// convolution_stage2
module convolution_stage2 (
          in1,
          in2,
          in3,
          in4,
          in5,
          in6,
          in7,
          in8,
          clk,
          rst,
          start,
          conv_out
  );
Settings: LEC_CHECK=0, CAP_MARGIN=20, CORE_ASPECT_RATIO=1.42, CORE_MARGIN=2, CORE_UTILIZATION=66, CTS_CLUSTER_DIAMETER=223, CTS_CLUSTER_SIZE=97, SETUP_SLACK_MARGIN=-0.73, SLEW_MARGIN=20; clock period 8.15 ns.
run.sh (not shown) runs the stock make flow with config.mk's settings and CLKGATE_MAP_FILE=.
The baseline produced a layout that fails on negative setup slack.
Change:
--- a/flow/config.mk
+++ b/flow/config.mk
@@ -8,8 +8,4 @@
 export CAP_MARGIN = 20
-export CORE_ASPECT_RATIO = 1.42
 export CORE_MARGIN = 2
-export CORE_UTILIZATION = 66
-export CTS_CLUSTER_DIAMETER = 223
-export CTS_CLUSTER_SIZE = 97
-export SETUP_SLACK_MARGIN = -0.73
+export CORE_UTILIZATION = 24
 export SLEW_MARGIN = 20
==> flow/constraint.sdc (replaced) <==
create_clock -name core_clock -period 13.5 [get_ports {clk}]
set_input_delay 2.7000 -clock core_clock [delete_from_list [all_inputs] [get_ports {clk}]]
set_output_delay 2.7000 -clock core_clock [all_outputs]
set_load 0.01 [all_outputs]
With this change the flow finished clean.
Via count is lower by 17%.
Worst setup slack gains 5.0 ns.
Global-route usage is lower by 32 points.
Change:
--- a/flow/config.mk
+++ b/flow/config.mk
@@ -9,3 +9,3 @@
 export CORE_MARGIN = 2
-export CORE_UTILIZATION = 24
+export CORE_UTILIZATION = 52
 export SLEW_MARGIN = 20
==> flow/constraint.sdc (replaced) <==
create_clock -name core_clock -period 8.15 [get_ports {clk}]
set_input_delay 1.6300 -clock core_clock [delete_from_list [all_inputs] [get_ports {clk}]]
set_output_delay 1.6300 -clock core_clock [all_outputs]
set_load 0.01 [all_outputs]
After rerunning: With this change the flow ran to the end with violations: negative setup slack; sequential share of layout area barely changes; wire length went down by 9.2%; core utilization went up by 40 points; non-clock buffer count went up by 724; via count went up by 8.7%; global-route usage went up by 17 points; cell count went down by 9.7%; worst hold slack degrades by 1.1 ns; synthesized cell count is unchanged.
Change:
--- a/flow/config.mk
+++ b/flow/config.mk
@@ -9,3 +9,3 @@
 export CORE_MARGIN = 2
-export CORE_UTILIZATION = 52
+export CORE_UTILIZATION = 40
 export SLEW_MARGIN = 20
==> flow/constraint.sdc (replaced) <==
create_clock -name core_clock -period 13.5 [get_ports {clk}]
set_input_delay 2.7000 -clock core_clock [delete_from_list [all_inputs] [get_ports {clk}]]
set_output_delay 2.7000 -clock core_clock [all_outputs]
set_load 0.01 [all_outputs]
=> The new run produced a clean layout; non-clock buffer count shrinks by 1146; routed wire length rose by about 0.4%; setup slack improved by 4.0 ns; worst hold slack gets better by 1.1 ns; design area shrinks by 12%; count of clock-buffer cells in the layout is unchanged; global-route usage falls by 7.8 points; sequential share of layout area barely changes; flip-flop count stays the same; die size went up by 30%.
Change:
--- a/flow/config.mk
+++ b/flow/config.mk
@@ -9,3 +9,4 @@
 export CORE_MARGIN = 2
-export CORE_UTILIZATION = 40
+export CORE_UTILIZATION = 65
+export SETUP_SLACK_MARGIN = -0.12
 export SLEW_MARGIN = 20
==> flow/constraint.sdc (replaced) <==
create_clock -name core_clock -period 11.9 [get_ports {clk}]
set_input_delay 2.3800 -clock core_clock [delete_from_list [all_inputs] [get_ports {clk}]]
set_output_delay 2.3800 -clock core_clock [all_outputs]
set_load 0.01 [all_outputs]
What happened: Now the flow finished but fails on negative setup slack. Setup slack loses 1.1 ns. Via count came out higher by 14%. Wire length came out lower by 2.9%. Sequential cell count does not change. Count of clock-buffer cells in the layout does not change. Worst hold slack loses 0.31 ns.

run 1:
convolution_stage2 again, from the RTL that the note above started with.
export LEC_CHECK = 0
export ABC_AREA = 0
export CAP_MARGIN = 20
export CORE_ASPECT_RATIO = 0.71
export CORE_MARGIN = 2
export CORE_UTILIZATION = 70
export CTS_CLUSTER_SIZE = 37
export GPL_ROUTABILITY_DRIVEN = 1
export GPL_TIMING_DRIVEN = 1
export MAX_ROUTING_LAYER = met4
export SETUP_SLACK_MARGIN = 2.15
export SLEW_MARGIN = 25
export TNS_END_PERCENT = 95
create_clock -name core_clock -period 12.3 [get_ports {clk}]
Run 1 finished all stages; however, its layout fails the closing checks, the failures being negative setup slack.
## Diff of input files: run 2 against run 1
- ABC_AREA removed (was 0)
- CORE_ASPECT_RATIO removed (was 0.71)
- SLEW_MARGIN changed from 25 to 20
- GPL_TIMING_DRIVEN removed (was 1)
- CTS_CLUSTER_SIZE changed from 37 to 47
- GPL_ROUTABILITY_DRIVEN removed (was 1)
- TNS_END_PERCENT removed (was 95)
- SETUP_SLACK_MARGIN changed from 2.15 to -0.12
- the clock period (ns, I/O delays scaled along) changed from 12.3 to 11.9
[summary]
None of the runs run 2 and run 1 ends with a clean layout.
Run 1 -> run 2: cell row count increased by more than 10%
Number of ports placed on the die boundary came out exactly the same in run 2 and run 1.
Between run 2 and run 1, number of post-CTS setup repair buffers is lower for run 2, run 1 comes in above that.
Run 1 -> run 2: maximum root-to-sink buffer count flat
Total placed instance area, run 2 and run 1, lower one = run 1.
Per the comparison of run 2 with run 1, starting density of the core climbed 0.17 points, number of gates resized after CTS dropped 84, die size barely changed, weighted congestion at the end of routability-driven global placement dropped 0.040, area after synthesis barely changed.
What run 3 does differently from run 2 at the input level:
- a change of CTS_CLUSTER_SIZE from 47 to 40
- an added CTS_CLUSTER_DIAMETER of 200
- a change of SETUP_SLACK_MARGIN from -0.12 to -0.98
- a deleted MAX_ROUTING_LAYER that had been met4
- a change of SLEW_MARGIN from 20 to 40
### Flow results
As the logs show, run 3 stopped at global routing after a tool error, so it never reached the end of the flow.
Run 2 → run 3: distinct cell type count after synthesis comparable, number of synthesized flops with an enable pin held, final weighted congestion in routability-driven placement has remained practically unchanged, flip-flop and latch count after synthesis flat.
Number of clock sinks: run 3 vs run 2, no meaningful difference
Reported for run 2 and run 3, maximum buffer depth of the clock tree turned out identical to the last digit.
[compare] base=run 2 new=run 3: post-CTS resize count up 22, post-synthesis instance area flat.
As far as post-synthesis chip area from yosys goes, run 3 and run 2 are indistinguishable; the numbers are identical.
| post-placement cell area | run 3 vs run 2 | ≈ equal |
For run 4, these inputs were changed with respect to run 3:
- a deleted CTS_CLUSTER_DIAMETER that had been 200
- a change of SLEW_MARGIN from 40 to 20
- a change of CTS_CLUSTER_SIZE from 40 to 41
- a change of CORE_UTILIZATION from 70 to 68
- a deleted SETUP_SLACK_MARGIN that had been -0.98
- a change of the clock period (ns, I/O delays scaled along) from 11.9 to 12.2
## What came out
What the final checks of run 4 revealed, after a flow that finished every stage, was a layout that fails on negative setup slack. Against run 3 as the reference, run 4 delivers a higher post-placement setup slack. Delta (run 4 minus run 3): chip area estimate from yosys synthesis closely matched the old numbers; core area increased by about 3.4% relative to the old numbers; full die area increased by about 3% relative to the old numbers; row count increased by 2 relative to the old numbers.
Modified inputs, run 5 compared to run 4
- SETUP_SLACK_MARGIN now 0.21, previously not set
- CORE_UTILIZATION now 71, was 68
- CTS_CLUSTER_SIZE now 42, was 41
- TNS_END_PERCENT now 95, previously not set
- SLEW_MARGIN now 25, was 20
- MAX_ROUTING_LAYER now met4, previously not set
- GPL_ROUTABILITY_DRIVEN now 1, previously not set
- GPL_TIMING_DRIVEN now 1, previously not set
- ABC_AREA now 0, previously not set
- CORE_ASPECT_RATIO now 1.43, previously not set
[summary]
Of run 5 and run 4, only run 5 fails to reach the end of the flow.
Although run 4 finished all stages, its layout failed final checks on negative setup slack.
Between run 5 and run 4, the difference in synthesized area is negligible.
Taking run 4 as the reference, in run 5 total setup buffers inserted after CTS went down 5; instance area at placement was more or less identical.

Setup of job 8934:
Starting RTL as in the previous note.
Settings: LEC_CHECK=0, CAP_MARGIN=20, CELL_PAD_IN_SITES_DETAIL_PLACEMENT=1, CELL_PAD_IN_SITES_GLOBAL_PLACEMENT=0, CORE_ASPECT_RATIO=1.35, CORE_MARGIN=2, CORE_UTILIZATION=64, CTS_CLUSTER_SIZE=68, GPL_ROUTABILITY_DRIVEN=0, GPL_TIMING_DRIVEN=0, HOLD_SLACK_MARGIN=0.11, MAX_ROUTING_LAYER=met5, SETUP_SLACK_MARGIN=-1.16, SLEW_MARGIN=20, TNS_END_PERCENT=85; clock period 14.0 ns.
Job 8934 | ERROR | detailed placement (3_5_place_dp)
--- input diff job 8934..job 493 ---
- CELL_PAD_IN_SITES_GLOBAL_PLACEMENT now 1, was 0
- SETUP_SLACK_MARGIN now 3.22, was -1.16
- GPL_ROUTABILITY_DRIVEN now 1, was 0
Findings:
- The runs compared here, job 8934 and job 493, all ended either early or with open violations.
- detailed placement (3_5_place_dp): job 8934 exited with error
- Job 493 terminated abnormally: global placement (3_3_place_gp) reported GPL-0301.
- Re vertical die dimension: no difference whatsoever between job 8934 and job 493.
- Comparing job 493 against job 8934, there is no change at all in total cell area reported by yosys after synthesis.
- Job 493 -> job 8934: number of synthesized register bits delta 0, exact match
- Cell count after synthesis essentially unchanged between job 8934 and job 493.
Relative to job 493, the following input files were edited for job 4420:
- removing GPL_TIMING_DRIVEN (formerly 0)
- changing CORE_UTILIZATION from 64 to 40
- removing GPL_ROUTABILITY_DRIVEN (formerly 1)
- setting ABC_AREA to 1 for the first time
- changing TNS_END_PERCENT from 85 to 15
- removing MAX_ROUTING_LAYER (formerly met5)
- removing CELL_PAD_IN_SITES_GLOBAL_PLACEMENT (formerly 1)
- removing CELL_PAD_IN_SITES_DETAIL_PLACEMENT (formerly 1)
- changing CORE_ASPECT_RATIO from 1.35 to 0.5
- changing SETUP_SLACK_MARGIN from 3.22 to -1.33
- changing CTS_CLUSTER_SIZE from 68 to 100
- removing HOLD_SLACK_MARGIN (formerly 0.11)
- setting CTS_CLUSTER_DIAMETER to 342 for the first time
Notes after the runs:
- Job 4420 went all the way through the flow, and no timing, DRC or antenna check failed.
- Die size came out higher on job 4420 than on job 493.
- Taking job 493 as the reference point, the number of nets at floorplan of job 4420 rises by 2,281.
- Taking job 493 as the reference, in job 4420 vertical die dimension now smaller; area after synthesis now larger; yosys stat chip area now larger.
- Number of ports placed on the die boundary: job 493 vs job 4420 identical
- Looking at number of placement rows, job 4420 sits 28 below job 493.
- Diff job 493 -> job 4420 | width of the die | increase of about 110%
- For synthesized instance count, dividing the value from job 4420 by the value from job 493 gives 1.3.
- The lower fraction of synthesized cell area in xor and xnor cells came out of job 4420.
Modified inputs, job 5992 compared to job 4420
- changing CTS_CLUSTER_DIAMETER from 342 to 248
- changing TNS_END_PERCENT from 15 to 5
- changing CORE_UTILIZATION from 40 to 67
- removing SETUP_SLACK_MARGIN (formerly -1.33)
==> results <==
Delta (job 5992 minus job 4420): net count entering floorplan essentially unchanged, final worst-path cycle share went down 1.6 points. Comparing job 5992 and job 4420, the higher cell count is on job 4420. Global-route wire length before repair (job 5992 over job 4420): decrease, 9.0%. [job 5992] via count rose 3.0% relative to job 4420.
